==> amber: inputs <==
==> flow/design.v <==
module uart_rx#(
	parameter CLK_FRE 	= 50,
	parameter UART_RATE = 115200
	) (
	input 				clk,    
	input 				rst_n,
	output 	 			recv_en,	
	output reg 	[ 7:0] 	recv_data,	
	input 				rx_pin 
);
parameter  RATE_CNT = (CLK_FRE * 1000_000 / UART_RATE) - 1;
reg [10:0] clk_cnt;
localparam WAIT = 2'd0, START = 2'd1, RECV = 2'd2, STOP = 2'd3;
reg [1:0] state;
assign recv_en = clk_cnt == RATE_CNT * 3 / 2;
reg [ 7:0] recv_data_r;
reg [ 2:0] recv_cnt;
always@(posedge clk)
	if(!rst_n)begin
		state 		<= WAIT;
		clk_cnt 	<= 0;
		recv_data 	<= 0;
	end
	else
	case(state)
		WAIT:
			if(!rx_pin)begin 
				recv_cnt <= 'd0;
				state <= START;
			end
		START:begin 
			if(clk_cnt == RATE_CNT / 2)begin 
				clk_cnt <= 0;
				state <= RECV;
			end
			else
				clk_cnt <= clk_cnt + 1;
		end
		RECV:begin 
			if(clk_cnt == RATE_CNT)begin 
				clk_cnt <= 0;
				recv_data_r[recv_cnt] <= rx_pin;
				recv_cnt <= recv_cnt + 1;
				state <= (recv_cnt == 7 )?STOP : RECV ;
			end
			else
				clk_cnt <= clk_cnt + 1;
		end
		STOP:begin 
			recv_data <= recv_data_r;
			if(clk_cnt == RATE_CNT * 3 / 2)begin 
				clk_cnt <= 0;
				state <= WAIT;
			end
			else 
				clk_cnt <= clk_cnt + 1;
		end
	endcase
endmodule
module uart_tx#(
	parameter CLK_FRE 	= 50,
	parameter UART_RATE = 115200
	) (
	input 				clk,    
	input 				rst_n,
	input 				send_en ,	
	output 	 			send_busy ,	
	input 		[ 7:0] 	send_data ,	
	output reg 			tx_pin
);
parameter  RATE_CNT = (CLK_FRE * 1000_000 / UART_RATE) - 1;
reg [10:0] clk_cnt;
localparam WAIT = 2'd0, START = 2'd1, SEND = 2'd2, STOP = 2'd3;
reg [1:0] state;
assign send_busy = state != WAIT;
reg [ 7:0] send_data_r;
reg [ 2:0] send_cnt;
always@(posedge clk)
	if(!rst_n)begin
		state 	<= WAIT;
		clk_cnt <= 0;
		tx_pin 	<= 1;
	end
	else
	case(state)
		WAIT:
			if(send_en)begin 
				send_data_r <= send_data;
				send_cnt <= 'd0;
				state <= START;
			end
		START:begin 
			tx_pin <= 0;
			if(clk_cnt == RATE_CNT)begin 
				clk_cnt <= 0;
				state <= SEND;
			end
			else
				clk_cnt <= clk_cnt + 1;
		end
		SEND:begin 
			tx_pin <= send_data_r[send_cnt];
			if(clk_cnt == RATE_CNT)begin 
				clk_cnt <= 0;
				send_cnt <= send_cnt + 1;
				state <= (send_cnt == 7 )?STOP : SEND ;
			end
			else
				clk_cnt <= clk_cnt + 1;
		end
		STOP:begin 
			tx_pin <= 1;
			if(clk_cnt == RATE_CNT)begin 
				clk_cnt <= 0;
				state <= WAIT;
			end
			else
				clk_cnt <= clk_cnt + 1;
		end
	endcase
endmodule
module uart_top (
	input 		clk,    
	input 		rst_n,
	input 		uart_rx,
	output		uart_tx
);
parameter CLK_FRE 		= 50;
parameter UART_RATE 	= 115200;
localparam SEND = 2'd0, WAIT = 2'd1;
reg [1:0] state;
reg  [31:0] wait_cnt;
reg  [ 7:0] send_cnt;
reg  [ 7:0] send_data;
reg  	    send_en;
wire [ 7:0] recv_data;
wire 		recv_en;
wire 		send_busy;
parameter 	ENG_NUM  = 9; 
parameter 	CHE_NUM  = 2; 
parameter 	DATA_NUM = CHE_NUM * 3 + ENG_NUM;  
wire [ DATA_NUM * 8 - 1:0] char_data = {8'hE4,8'hBD,8'hA0,8'hE5,8'hA5,8'hBD,"  World","\r\n"};
wire [ 7:0] char_byte = (send_cnt < DATA_NUM) ? char_data[ (DATA_NUM - 1 - send_cnt) * 8 +: 8] : 8'h00;
always@(posedge clk)
	if(!rst_n)begin
		state 		<= SEND;
		wait_cnt 	<= 0;
		send_cnt 	<= 0;
		send_en 	<= 'b0;
	end
	else
	case(state)
		SEND:begin  
			if(send_cnt == DATA_NUM + 1)begin 
				send_en 	<= 'b0;
				send_cnt 	<=  0;
				state 		<= WAIT;
			end
			else if(!send_busy)begin
				send_en 	<= 'b1;
				send_data 	<= char_byte;
				send_cnt 	<= send_cnt + 1;
			end
		end
		WAIT: 
			if(wait_cnt == CLK_FRE * 1000_000)begin 
				wait_cnt <= 0;
				state <= SEND;
			end
			else begin
				send_en <= recv_en;
				send_data <= recv_data;
				wait_cnt <= wait_cnt + 1;
			end
	endcase
uart_tx #(
	.CLK_FRE 	(CLK_FRE 	),
	.UART_RATE 	(UART_RATE 	)
	)uart_tx_m0(
	.clk 		(clk 		),
	.rst_n 		(rst_n 		),
	.send_en 	(send_en 	),
	.send_busy 	(send_busy 	),
	.send_data 	(send_data 	),
	.tx_pin 	(uart_tx 	)
	);
uart_rx #(
	.CLK_FRE 	(CLK_FRE 	),
	.UART_RATE 	(UART_RATE 	)
	)uart_rx_m0(
	.clk 		(clk 		),
	.rst_n 		(rst_n 		),
	.recv_en 	(recv_en 	),
	.recv_data 	(recv_data 	),
	.rx_pin 	(uart_rx 	)
	);
endmodule
==> flow/run.sh <==
#!/bin/bash
# the make line also repeats each setting of config.mk as NAME=value (left out here)
make -C /OpenROAD-flow-scripts/flow DESIGN_CONFIG=/design/flow/config.mk WORK_HOME=/design/flow/orfs CLKGATE_MAP_FILE= finish
==> flow/config.mk <==
export PLATFORM = sky130hd
export DESIGN_NAME = uart_top
export DESIGN_NICKNAME = uart_top
export VERILOG_FILES = /design/flow/design.v
export SDC_FILE = /design/flow/constraint.sdc
export NUM_CORES = 4
export LEC_CHECK = 0
export CAP_MARGIN = 20
export CELL_PAD_IN_SITES_DETAIL_PLACEMENT = 0
export CORE_ASPECT_RATIO = 1.12
export CORE_MARGIN = 2
export CORE_UTILIZATION = 72
export CTS_CLUSTER_DIAMETER = 121
export CTS_CLUSTER_SIZE = 97
export PLACE_DENSITY_LB_ADDON = 0.21
export SETUP_SLACK_MARGIN = 0.92
export SLEW_MARGIN = 40
export TNS_END_PERCENT = 80
==> flow/constraint.sdc <==
create_clock -name core_clock -period 3.12 [get_ports {clk}]
set_input_delay 0.6240 -clock core_clock [delete_from_list [all_inputs] [get_ports {clk}]]
set_output_delay 0.6240 -clock core_clock [all_outputs]
set_load 0.01 [all_outputs]
==> inputs of nickel, as changes to amber <==
Settings changed: CELL_PAD_IN_SITES_DETAIL_PLACEMENT 0 to not set, CORE_ASPECT_RATIO 1.12 to not set, CTS_CLUSTER_DIAMETER 121 to 104, CTS_CLUSTER_SIZE 97 to not set, PLACE_DENSITY_LB_ADDON 0.21 to not set, SETUP_SLACK_MARGIN 0.92 to 0.77, SLEW_MARGIN 40 to 20, TNS_END_PERCENT 80 to not set.
==> comparison <==
nickel completed with no timing, DRC or antenna violations. amber finished clean.
Between nickel and amber, the lower clock power is in amber (gap about 8%, measured against amber).
Of nickel and amber, nickel has the higher clock skew (gap 0.00076 ns).
Between amber and nickel, the lower combinational power is in nickel (gap about 2%, measured against nickel).
First-iteration DRC count: nickel is lower than amber (63%).
Flip-flop count is the same in nickel and amber.
Against amber, the utilization of nickel is higher by 0.22 points.
In area after synthesis, nickel and amber do not differ.
Power figures rest on the tool's default switching activity, not on a simulated workload.
